==> job 145: inputs <==
## mips
module mips(clk, rstb, mem_wr_data, mem_addr, mem_rd_data, mem_wr_ena, PC);
	input wire clk, rstb;
	output wire mem_wr_ena;
	output wire [31:0] mem_wr_data, mem_addr;
	input wire [31:0] mem_rd_data;             
	output reg [31:0] PC;
   reg  [31:0] MemDataReg, InstReg, RegA, RegB, AluOut;
   wire [4:0] RegFile_WriteAddr;
   wire [31:0] RegFile_WriteData;
   wire [31:0] RegFile_Data0, RegFile_Data1, AluAMux, AluBMux;
   wire Ctl_PcWrite, Ctl_IorD, Ctl_MemRead, Ctl_MemWrite,
        Ctl_MemToReg, Ctl_IrWrite, Ctl_RegWrite;
   wire [1:0] Ctl_PcWriteCond, Ctl_PcSource, Ctl_AluSrcA, Ctl_AluSrcB, Ctl_RegDst;
   wire [2:0] Ctl_AluOp;
   wire [3:0] Ctl_State;
   wire [3:0] AluCtl_AluOpcode;
   wire Alu_Zero;
   wire [31:0] Alu_Z;
   wire [31:0] SignExtend_Out;
   assign mem_addr = Ctl_IorD ? AluOut : PC;
   assign mem_wr_data = RegB;
   assign mem_wr_ena = Ctl_MemWrite;
  ...
make LEC_CHECK=0 CAP_MARGIN=15 CORE_ASPECT_RATIO=1.59 CORE_MARGIN=2 CORE_UTILIZATION=67 CTS_CLUSTER_DIAMETER=74 CTS_CLUSTER_SIZE=79 GPL_TIMING_DRIVEN=1 SETUP_SLACK_MARGIN=1.81 SLEW_MARGIN=20 TNS_END_PERCENT=5 finish   # period 11.9 ns
run.sh (not shown) runs the stock make flow with config.mk's settings and CLKGATE_MAP_FILE=.
==> inputs of job 9534, as changes to job 145 <==
- CAP_MARGIN: 15 -> 20
- CORE_ASPECT_RATIO: 1.59 -> not set
- CORE_UTILIZATION: 67 -> 58
- CTS_CLUSTER_DIAMETER: 74 -> 189
- CTS_CLUSTER_SIZE: 79 -> not set
- GPL_TIMING_DRIVEN: 1 -> not set
- PLACE_DENSITY: not set -> 0.6
- SETUP_SLACK_MARGIN: 1.81 -> not set
==> flow/constraint.sdc (replaced) <==
create_clock -name core_clock -period 7.28 [get_ports {clk}]
set_input_delay 1.4560 -clock core_clock [delete_from_list [all_inputs] [get_ports {clk}]]
set_output_delay 1.4560 -clock core_clock [all_outputs]
set_load 0.01 [all_outputs]
==> inputs of job 7895, as changes to job 145 <==
- CAP_MARGIN: 15 -> 20
- CORE_ASPECT_RATIO: 1.59 -> not set
- CORE_UTILIZATION: 67 -> 58
- CTS_CLUSTER_DIAMETER: 74 -> not set
- CTS_CLUSTER_SIZE: 79 -> not set
- GPL_TIMING_DRIVEN: 1 -> not set
- PLACE_DENSITY: not set -> 0.6
- SETUP_SLACK_MARGIN: 1.81 -> not set
- TNS_END_PERCENT: 5 -> not set
==> flow/constraint.sdc (replaced) <==
create_clock -name core_clock -period 8.99 [get_ports {clk}]
set_input_delay 1.7980 -clock core_clock [delete_from_list [all_inputs] [get_ports {clk}]]
set_output_delay 1.7980 -clock core_clock [all_outputs]
set_load 0.01 [all_outputs]
==> notes <==
- Of job 9534 and job 7895, job 7895 has the higher wire length (gap about 2.6%, measured against job 7895).
- Combinational power: job 9534 is higher than job 7895 (about 20%).
- Of job 7895 and job 9534, job 7895 has the higher worst hold slack (gap 0.079 ns).
- In job 7895 the cell count is lower than in job 9534, by 1.6%.
- Between job 9534 and job 7895, the lower utilization is in job 9534 (gap 1.6 points).
- Clock skew: job 9534 is lower than job 7895 (0.019 ns).
- Synthesized area is the same in job 145 and job 9534.
- Flip-flop count is the same in job 9534 and job 7895.
- Job 7895 finished with setup timing left. Job 145 ended with an error in 5_1_grt. Job 9534 finished with setup timing left.
- Sequential share of layout area: job 9534 is higher than job 7895 (0.68 points).
- Synthesized cell count is the same in job 7895 and job 9534.
==> figures <==
item	job 145	job 7895	job 9534
Run status	stopped before the end	complete, but fails checks	complete, but fails checks
Failing step	5_1_grt	-	-
Layout check failures	-	setup timing	setup timing
Residual DRC count	-	0	0
Number of optimization iterations in the first detailed-route pass	-	7	7
Design Power	-	0.0211 W	0.0257 W
Total Neg Setup Slack	-	-72.98 ns	-185.24 ns
Capturing instance or port of the critical path	-	PC[6]	PC[24]
Minimum setup slack in the final design	-	-2.16 ns	-3.86 ns
Antenna-violating nets left	-	0	0
Transition time of the tightest slew-check pin	-	1.27 ns	1.26 ns
Hold violation total from the final report	-	0	0
Clock latency on the worst-skew pair	-	0.77 ns	0.75 ns
Maximum single-stage delay on the critical path	-	0.63 ns	0.60 ns
Final Net Count	-	10.7k	10.9k
Class of the worst hold path	-	flip-flop to flip-flop	flip-flop to flip-flop
Clock slew seen by the registers of the worst setup and hold paths	-	0.07 ns	0.07 ns
Number of buffers added by the clock tree synthesis step	22	105	104
Critical setup path kind	-	flip-flop to flip-flop	flip-flop to flip-flop
Critical path data required time	-	9.64 ns	7.94 ns
Leakage power	-	44.7 nW	46.2 nW
Sum of met2 wire segment lengths after detailed routing	-	196,000 um	193,000 um
Combinational power share	-	45.5%	44.0%
Vias after detailed routing	-	84.6k	84.1k

==> run a <==
mips again, from the RTL that the note above started with.
Settings: LEC_CHECK=0, CAP_MARGIN=20, CORE_MARGIN=2, CORE_UTILIZATION=60, CTS_CLUSTER_DIAMETER=335, CTS_CLUSTER_SIZE=96, PLACE_DENSITY=0.35, SETUP_SLACK_MARGIN=1.97, SLEW_MARGIN=20; clock period 7.45 ns.
==> run b (differences from run a) <==
CORE_UTILIZATION = 57   (was 60)
CTS_CLUSTER_DIAMETER = unset   (was 335)
CTS_CLUSTER_SIZE = unset   (was 96)
PLACE_DENSITY = unset   (was 0.35)
SETUP_SLACK_MARGIN = 1.64   (was 1.97)
==> flow/constraint.sdc (replaced) <==
create_clock -name core_clock -period 10.4 [get_ports {clk}]
set_input_delay 2.0800 -clock core_clock [delete_from_list [all_inputs] [get_ports {clk}]]
set_output_delay 2.0800 -clock core_clock [all_outputs]
set_load 0.01 [all_outputs]
==> notes <==
- Run a never finished: it broke off in 5_1_grt with GRT-0232. Run b ran to the end with violations: negative setup slack.
- Die area: run b is higher than run a (5.2%).
- In synthesized area, run a and run b do not differ.
- Synthesized cell count is the same in run a and run b.

==> cedar: inputs <==
mips again, from the RTL that the note above started with.
==> flow/design.v (excerpt) <==
module mips(clk, rstb, mem_wr_data, mem_addr, mem_rd_data, mem_wr_ena, PC);
	input wire clk, rstb;
	output wire mem_wr_ena;
	output wire [31:0] mem_wr_data, mem_addr;
	input wire [31:0] mem_rd_data;             
	output reg [31:0] PC;
   reg  [31:0] MemDataReg, InstReg, RegA, RegB, AluOut;
   wire [4:0] RegFile_WriteAddr;
   wire [31:0] RegFile_WriteData;
   wire [31:0] RegFile_Data0, RegFile_Data1, AluAMux, AluBMux;
   wire Ctl_PcWrite, Ctl_IorD, Ctl_MemRead, Ctl_MemWrite,
        Ctl_MemToReg, Ctl_IrWrite, Ctl_RegWrite;
   wire [1:0] Ctl_PcWriteCond, Ctl_PcSource, Ctl_AluSrcA, Ctl_AluSrcB, Ctl_RegDst;
   wire [2:0] Ctl_AluOp;
   wire [3:0] Ctl_State;
   wire [3:0] AluCtl_AluOpcode;
   wire Alu_Zero;
   wire [31:0] Alu_Z;
   wire [31:0] SignExtend_Out;
   assign mem_addr = Ctl_IorD ? AluOut : PC;
   assign mem_wr_data = RegB;
   assign mem_wr_ena = Ctl_MemWrite;
   assign RegFile_WriteAddr = Ctl_RegDst[1] ? 5'd31 : (Ctl_RegDst[0] ? InstReg[15:11] : InstReg[20:16]);
   assign RegFile_WriteData = Ctl_RegDst[1] ? PC : (Ctl_MemToReg ? mem_rd_data : AluOut);
  ...
Settings: LEC_CHECK=0, CAP_MARGIN=20, CELL_PAD_IN_SITES_DETAIL_PLACEMENT=2, CORE_ASPECT_RATIO=1.01, CORE_MARGIN=2, CORE_UTILIZATION=28, CTS_CLUSTER_SIZE=40, MAX_ROUTING_LAYER=met4, PLACE_DENSITY_LB_ADDON=0.27, SETUP_SLACK_MARGIN=2.11, SLEW_MARGIN=20, TNS_END_PERCENT=10; clock period 12.6 ns.
==> harbor (differences from cedar) <==
CELL_PAD_IN_SITES_DETAIL_PLACEMENT = unset   (was 2)
CORE_ASPECT_RATIO = 0.96   (was 1.01)
CORE_UTILIZATION = 50   (was 28)
CTS_CLUSTER_DIAMETER = 157   (was unset)
CTS_CLUSTER_SIZE = unset   (was 40)
GPL_ROUTABILITY_DRIVEN = 0   (was unset)
HOLD_SLACK_MARGIN = 0.14   (was unset)
PLACE_DENSITY = 0.93   (was unset)
PLACE_DENSITY_LB_ADDON = unset   (was 0.27)
SETUP_SLACK_MARGIN = unset   (was 2.11)
TNS_END_PERCENT = unset   (was 10)
==> flow/constraint.sdc (replaced) <==
create_clock -name core_clock -period 11.1 [get_ports {clk}]
set_input_delay 2.2200 -clock core_clock [delete_from_list [all_inputs] [get_ports {clk}]]
set_output_delay 2.2200 -clock core_clock [all_outputs]
set_load 0.01 [all_outputs]
==> impl_metrics.json <==
{
  "cts_setup_buffers": 56,
  "r2r_slack_ns": 0.98,
  "antenna_found_initial": 21,
  "critPathCapture": "PC[22]",
  "n_tap_cell": 4620,
  "power_leader": "combinational cells",
  "worst_clock_skew_ns": 0.0388,
  "fp_util_pct": 28.1,
  "p_leak_nw": 43.3,
  "rr_startpoint": "CONTROL.NextState[1]",
  "cp_max_fo": 6,
  "outcome": "timing/DRC/antenna clean",
  "inverters": 152
}
Source of the figures above: cedar

==> impl_metrics.json <==
{
  "synthTopLogicFamily": "adder cells",
  "ys_cells": 8389,
  "haltStage": "5_1_grt",
  "fp_util_pct": 50.2,
  "cts-root-buf": "clkbuf_16",
  "synth_area_per_cell_sq_um": 11.7,
  "cts_setup_buffers": 67,
  "syn_area_sq_um": 97900,
  "num_rows": 159,
  "error_line": "[ERROR GRT-0116] Global routing finished with congestion. Check the congestion regions in the DRC Viewer.",
  "outcome": "did not finish"
}
Source of the figures above: harbor

Power and IR drop assume default switching activity.
